## openNocTop
module openNocTop #(parameter X=2,Y=2,data_width=32, x_size=1, y_size=1,total_width=(x_size+y_size+data_width),sw_no=X*Y)
(
input wire clk,
input wire rstn,
input wire [(X*Y)-1:0] r_valid_pe,
input wire [(total_width*X*Y)-1:0] r_data_pe,
output wire [(X*Y)-1:0] r_ready_pe,
output wire [(X*Y)-1:0] w_valid_pe,
output wire [(total_width*X*Y)-1:0] w_data_pe
);
clock: 4.3 ns
lec_check: 0
cap_margin: 20
core_margin: 2
core_utilization: 40
slew_margin: 20
run.sh (not shown) runs the stock make flow with config.mk's settings and CLKGATE_MAP_FILE=.
Next try:
- CORE_UTILIZATION: 40 -> 12
- clock period: 4.3 -> 7.5 ns (I/O delays scaled with it)
After rerunning: The changed run completed with no timing, DRC or antenna violations; die area goes up to 3.3 times its value; routed wire length goes up by 22%; final area goes up by 7.3%; worst setup slack improved by 2300 ps; non-clock buffer count goes down by 56; synthesized cell count does not change; count of clock-buffer cells in the layout goes down by 1; via count is about the same.

---

== job 9031 ==
Starting RTL as in the previous note.
make LEC_CHECK=0 ABC_AREA=0 CAP_MARGIN=20 CELL_PAD_IN_SITES_DETAIL_PLACEMENT=0 CORE_ASPECT_RATIO=0.92 CORE_MARGIN=2 CORE_UTILIZATION=72 CTS_CLUSTER_SIZE=79 GPL_TIMING_DRIVEN=1 PLACE_DENSITY_LB_ADDON=0.0 SETUP_SLACK_MARGIN=-0.39 SLEW_MARGIN=20 TNS_END_PERCENT=80 finish   # period 5.01 ns
Edits applied to the flow inputs when going from job 9031 to job 9883:
# job 9031
export LEC_CHECK = 0
export ABC_AREA = 0
export CAP_MARGIN = 20
export CELL_PAD_IN_SITES_DETAIL_PLACEMENT = 0
export CORE_ASPECT_RATIO = 0.92
export CORE_MARGIN = 2
export CORE_UTILIZATION = 72
export CTS_CLUSTER_SIZE = 79
export GPL_TIMING_DRIVEN = 1
export PLACE_DENSITY_LB_ADDON = 0.0
export SETUP_SLACK_MARGIN = -0.39
export SLEW_MARGIN = 20
export TNS_END_PERCENT = 80
create_clock -name core_clock -period 5.01 [get_ports {clk}]
# job 9883
export LEC_CHECK = 0
export ABC_AREA = 0
export CAP_MARGIN = 20
export CELL_PAD_IN_SITES_DETAIL_PLACEMENT = 0
export CORE_ASPECT_RATIO = 0.85
export CORE_MARGIN = 2
export CORE_UTILIZATION = 64
export CTS_CLUSTER_SIZE = 46
export GPL_TIMING_DRIVEN = 1
export SETUP_SLACK_MARGIN = 0.42
export SLEW_MARGIN = 20
export TNS_END_PERCENT = 80
create_clock -name core_clock -period 2.22 [get_ports {clk}]
Results
- Job 9883 did not finish; the tool stopped in global routing (5_1_grt) with error GRT-0232.
- Job 9883 — horizontal die dimension about 10% higher, job 9031 as reference
- Going from job 9031 to job 9883, vertical extent of the die +about 2%; count of H-tree levels built during CTS ~0 delta.
- Die area delta for job 9883 relative to job 9031: about 12% higher
- Per the comparison of job 9883 with job 9031, yosys stat cell total held, count of cells resized by post-cts repair shows an increase of 250, number of rows created at floorplan shows an increase of 1.5%.
Inputs modified between job 9883 and job 6800:
# job 9883
export LEC_CHECK = 0
export ABC_AREA = 0
export CAP_MARGIN = 20
export CELL_PAD_IN_SITES_DETAIL_PLACEMENT = 0
export CORE_ASPECT_RATIO = 0.85
export CORE_MARGIN = 2
export CORE_UTILIZATION = 64
export CTS_CLUSTER_SIZE = 46
export GPL_TIMING_DRIVEN = 1
export SETUP_SLACK_MARGIN = 0.42
export SLEW_MARGIN = 20
export TNS_END_PERCENT = 80
create_clock -name core_clock -period 2.22 [get_ports {clk}]
# job 6800
export LEC_CHECK = 0
export CAP_MARGIN = 20
export CORE_MARGIN = 2
export CORE_UTILIZATION = 40
export SETUP_SLACK_MARGIN = 0.7
export SLEW_MARGIN = 20
create_clock -name core_clock -period 3.94 [get_ports {clk}]
### Flow results
Every stage of the flow completed for job 6800, and the final layout passed the timing, design-rule and antenna checks.
HPWL after detailed placement: job 6800 vs job 9883 up 11,000 um
Compared with job 9883, final estimated routing congestion in global placement in job 6800 decreased by more than 10%.
Total CTS buffers in job 6800 is 7 above job 9883.
Per the comparison of job 6800 with job 9883, full die area up about 60%, number of instances resized during post-cts repair down 245, area of the placeable core up 61%.
Job 9883 → job 6800: area of the mapped netlist did not really move; number of rows created at floorplan went up; die width went up; count of placed standard cells including taps went up.
Setup changes, job 6800 to job 4376
# job 6800
export LEC_CHECK = 0
export CAP_MARGIN = 20
export CORE_MARGIN = 2
export CORE_UTILIZATION = 40
export SETUP_SLACK_MARGIN = 0.7
export SLEW_MARGIN = 20
create_clock -name core_clock -period 3.94 [get_ports {clk}]
# job 4376
export LEC_CHECK = 0
export CAP_MARGIN = 40
export CELL_PAD_IN_SITES_DETAIL_PLACEMENT = 1
export CORE_MARGIN = 2
export CORE_UTILIZATION = 34
export CTS_CLUSTER_SIZE = 84
export GPL_ROUTABILITY_DRIVEN = 0
export MAX_ROUTING_LAYER = met5
export MIN_ROUTING_LAYER = met1
export SLEW_MARGIN = 20
export TNS_END_PERCENT = 30
create_clock -name core_clock -period 2.61 [get_ports {clk}]
==> results <==
The flow for job 4376 finished, though final verification flagged negative setup slack. From job 6800 to job 4376 the numbers moved as follows: sum of negative setup slack shrank by 4.4 ps; count of instantiated cells in the yosys netlist has remained practically unchanged; maximum vdd drop has decreased; routed wire length increased about 1%.
Inputs modified between job 4376 and job 6448:
# job 4376
export LEC_CHECK = 0
export CAP_MARGIN = 40
export CELL_PAD_IN_SITES_DETAIL_PLACEMENT = 1
export CORE_MARGIN = 2
export CORE_UTILIZATION = 34
export CTS_CLUSTER_SIZE = 84
export GPL_ROUTABILITY_DRIVEN = 0
export MAX_ROUTING_LAYER = met5
export MIN_ROUTING_LAYER = met1
export SLEW_MARGIN = 20
export TNS_END_PERCENT = 30
create_clock -name core_clock -period 2.61 [get_ports {clk}]
# job 6448
export LEC_CHECK = 0
export CAP_MARGIN = 20
export CORE_MARGIN = 2
export CORE_UTILIZATION = 72
export SLEW_MARGIN = 20
export TNS_END_PERCENT = 45
create_clock -name core_clock -period 2.37 [get_ports {clk}]
## What came out
Across job 6448 and job 4376, no clean finish was achieved.
Job 4376: flow complete, layout not clean; failing: negative setup slack
Number of CTS-inserted buffers in job 6448 is about 16% lower than in job 4376
The die size of job 6448 falls short of that of job 4376 by 52%.
Re async set-reset flop share out of synthesis: no difference whatsoever between job 6448 and job 4376.
Comparing job 6448 and job 4376, post-detailed-placement cell area is lower on job 6448.
[compare] base=job 4376 new=job 6448: count of placed standard cells including taps shows a reduction of 621, post-CTS repair timing setup buffer count went up 13, synthesized-area fraction occupied by ao, oa, aoi and oai cells did not really move, initial core utilization higher.
Job 6448 against job 4376: number of levels in the clock H-tree did not really move, total core area decreased by 53% relative to the old numbers.
